==> 05-18: inputs <==
Design emaxi, start of the top module:
module emaxi( 
   wr_wait, rd_wait, rr_access, rr_packet, m_axi_awid, m_axi_awaddr,
   m_axi_awlen, m_axi_awsize, m_axi_awburst, m_axi_awlock,
   m_axi_awcache, m_axi_awprot, m_axi_awqos, m_axi_awvalid, m_axi_wid,
   m_axi_wdata, m_axi_wstrb, m_axi_wlast, m_axi_wvalid, m_axi_bready,
   m_axi_arid, m_axi_araddr, m_axi_arlen, m_axi_arsize, m_axi_arburst,
   m_axi_arlock, m_axi_arcache, m_axi_arprot, m_axi_arqos,
   m_axi_arvalid, m_axi_rready,
   wr_access, wr_packet, rd_access, rd_packet, rr_wait, m_axi_aclk,
   m_axi_aresetn, m_axi_awready, m_axi_wready, m_axi_bid, m_axi_bresp,
   m_axi_bvalid, m_axi_arready, m_axi_rid, m_axi_rdata, m_axi_rresp,
   m_axi_rlast, m_axi_rvalid
   );
Settings: LEC_CHECK=0, ABC_AREA=1, CAP_MARGIN=0, CORE_MARGIN=2, CORE_UTILIZATION=70, CTS_CLUSTER_SIZE=75, HOLD_SLACK_MARGIN=0.29, SETUP_SLACK_MARGIN=-0.26, SLEW_MARGIN=20, TNS_END_PERCENT=5; clock period 3.75 ns.
run.sh (not shown) runs the stock make flow with config.mk's settings and CLKGATE_MAP_FILE=.
==> 02-17 (differences from 05-18) <==
ABC_AREA = unset   (was 1)
CAP_MARGIN = 20   (was 0)
CORE_UTILIZATION = 72   (was 70)
CTS_CLUSTER_SIZE = 58   (was 75)
HOLD_SLACK_MARGIN = unset   (was 0.29)
PLACE_DENSITY = 0.39   (was unset)
SETUP_SLACK_MARGIN = -0.19   (was -0.26)
TNS_END_PERCENT = unset   (was 5)
==> flow/constraint.sdc (replaced) <==
create_clock -name core_clock -period 2.0 [get_ports {m_axi_aclk}]
set_input_delay 0.4000 -clock core_clock [delete_from_list [all_inputs] [get_ports {m_axi_aclk}]]
set_output_delay 0.4000 -clock core_clock [all_outputs]
set_load 0.01 [all_outputs]
==> 05-02 (differences from 05-18) <==
ABC_AREA = unset   (was 1)
CAP_MARGIN = 20   (was 0)
CORE_UTILIZATION = 72   (was 70)
CTS_CLUSTER_SIZE = unset   (was 75)
HOLD_SLACK_MARGIN = unset   (was 0.29)
SETUP_SLACK_MARGIN = 0.62   (was -0.26)
TNS_END_PERCENT = unset   (was 5)
==> flow/constraint.sdc (replaced) <==
create_clock -name core_clock -period 2.09 [get_ports {m_axi_aclk}]
set_input_delay 0.4180 -clock core_clock [delete_from_list [all_inputs] [get_ports {m_axi_aclk}]]
set_output_delay 0.4180 -clock core_clock [all_outputs]
set_load 0.01 [all_outputs]
==> comparison table <==
item	05-18	02-17	05-02
Status	timing/DRC/antenna clean	failed layout checks	stopped before the end
Last stage reached	-	-	global routing
Layout check failures	-	setup timing	-
CTS tree	yes	yes	-
Number of maximum-capacitance constraint violations	0	0	-
Largest power group	registers	registers	-
Post-synthesis chip area from yosys	69,800 sq um	67,500 sq um	67,500 sq um
Top cell category	flip-flops and latches	flip-flops and latches	-
Final setup fails	0	1,573	-
Seq Cell Count	1,754	1,754	-
CTS Buf Count	168	165	166
Arithmetic-cell share of the synthesized area counting full adders, half adders and majority gates	0.226%	0.248%	0.248%
Switching Power	18.8 mW	39.3 mW	-
Total of cells resized after clock tree synthesis	0	155	1,062
Number of clock buffers in the layout	239	241	-
Initial core utilization	70.8%	72.5%	72.5%
Clock-pin slew of the registers on the worst-case setup and hold paths	0.06 ns	0.08 ns	-

---

==> inputs of juniper <==
Starting RTL as in the previous note.
// emaxi
module emaxi( 
   wr_wait, rd_wait, rr_access, rr_packet, m_axi_awid, m_axi_awaddr,
   m_axi_awlen, m_axi_awsize, m_axi_awburst, m_axi_awlock,
   m_axi_awcache, m_axi_awprot, m_axi_awqos, m_axi_awvalid, m_axi_wid,
   m_axi_wdata, m_axi_wstrb, m_axi_wlast, m_axi_wvalid, m_axi_bready,
   m_axi_arid, m_axi_araddr, m_axi_arlen, m_axi_arsize, m_axi_arburst,
   m_axi_arlock, m_axi_arcache, m_axi_arprot, m_axi_arqos,
   m_axi_arvalid, m_axi_rready,
   wr_access, wr_packet, rd_access, rd_packet, rr_wait, m_axi_aclk,
   m_axi_aresetn, m_axi_awready, m_axi_wready, m_axi_bid, m_axi_bresp,
   m_axi_bvalid, m_axi_arready, m_axi_rid, m_axi_rdata, m_axi_rresp,
   m_axi_rlast, m_axi_rvalid
   );
==> flow/config.mk <==
export PLATFORM = sky130hd
export DESIGN_NAME = emaxi
export DESIGN_NICKNAME = emaxi
export VERILOG_FILES = /design/flow/design.v
export SDC_FILE = /design/flow/constraint.sdc
export NUM_CORES = 4
export LEC_CHECK = 0
export ABC_AREA = 1
export CAP_MARGIN = 20
export CORE_MARGIN = 2
export CORE_UTILIZATION = 72
export CTS_CLUSTER_SIZE = 98
export SETUP_SLACK_MARGIN = 0.23
export SLEW_MARGIN = 20
==> flow/constraint.sdc <==
create_clock -name core_clock -period 2.09 [get_ports {m_axi_aclk}]
set_input_delay 0.4180 -clock core_clock [delete_from_list [all_inputs] [get_ports {m_axi_aclk}]]
set_output_delay 0.4180 -clock core_clock [all_outputs]
set_load 0.01 [all_outputs]
==> cedar: changes against juniper <==
ABC_AREA = default   (was 1)
CORE_UTILIZATION = 40   (was 72)
CTS_CLUSTER_SIZE = default   (was 98)
SETUP_SLACK_MARGIN = default   (was 0.23)
==> flow/constraint.sdc (replaced) <==
create_clock -name core_clock -period 5.0 [get_ports {m_axi_aclk}]
set_input_delay 1.0000 -clock core_clock [delete_from_list [all_inputs] [get_ports {m_axi_aclk}]]
set_output_delay 1.0000 -clock core_clock [all_outputs]
set_load 0.01 [all_outputs]
==> harbor: changes against juniper <==
ABC_AREA = default   (was 1)
CORE_UTILIZATION = 56   (was 72)
CTS_CLUSTER_SIZE = default   (was 98)
SETUP_SLACK_MARGIN = default   (was 0.23)
==> flow/constraint.sdc (replaced) <==
create_clock -name core_clock -period 3.6 [get_ports {m_axi_aclk}]
set_input_delay 0.7200 -clock core_clock [delete_from_list [all_inputs] [get_ports {m_axi_aclk}]]
set_output_delay 0.7200 -clock core_clock [all_outputs]
set_load 0.01 [all_outputs]
==> qor summary <==
quantity	cedar	harbor	juniper
Worst path max stage delay	780 ps	730 ps	500 ps
Number of global-route vias before repair	37500	36100	53400
Met1 GRT Util	27.3%	37.9%	55.7%
Register Area	49100 sq um	49100 sq um	49100 sq um
Sum of met2 wire segment lengths after detailed routing	87200 um	82800 um	111000 um
Dpl cells	6690	6138	8147
Switching fraction of total power	29.8%	29.0%	37.4%
Multi-input combinational gate total	2140	2140	4194
Adder and majority cell fraction of the synthesized area	0.248%	0.248%	0.226%
Largest fanout on the critical path	33	46	16
Wire length per cell after detailed routing	25.5 um	26.3 um	28.4 um
Insertion delay of the later-clocked pin in the worst-skew pair	810 ps	810 ps	820 ps
Worst setup skew after layout	46.6 ps	29.2 ps	37.3 ps
Result of the run	finished clean	finished clean	finished with violations
Violated checks	-	-	setup timing
Combinational cell power	10100 uW	14000 uW	41800 uW
Critical Path Slowest Stage Cell	clkdlybuf4s50_1	dfxtp_4	dfrtp_4
Final RePlAce weighted congestion	0.838	0.810	0.961
Power figures rest on the tool's default switching activity, not on a simulated workload.
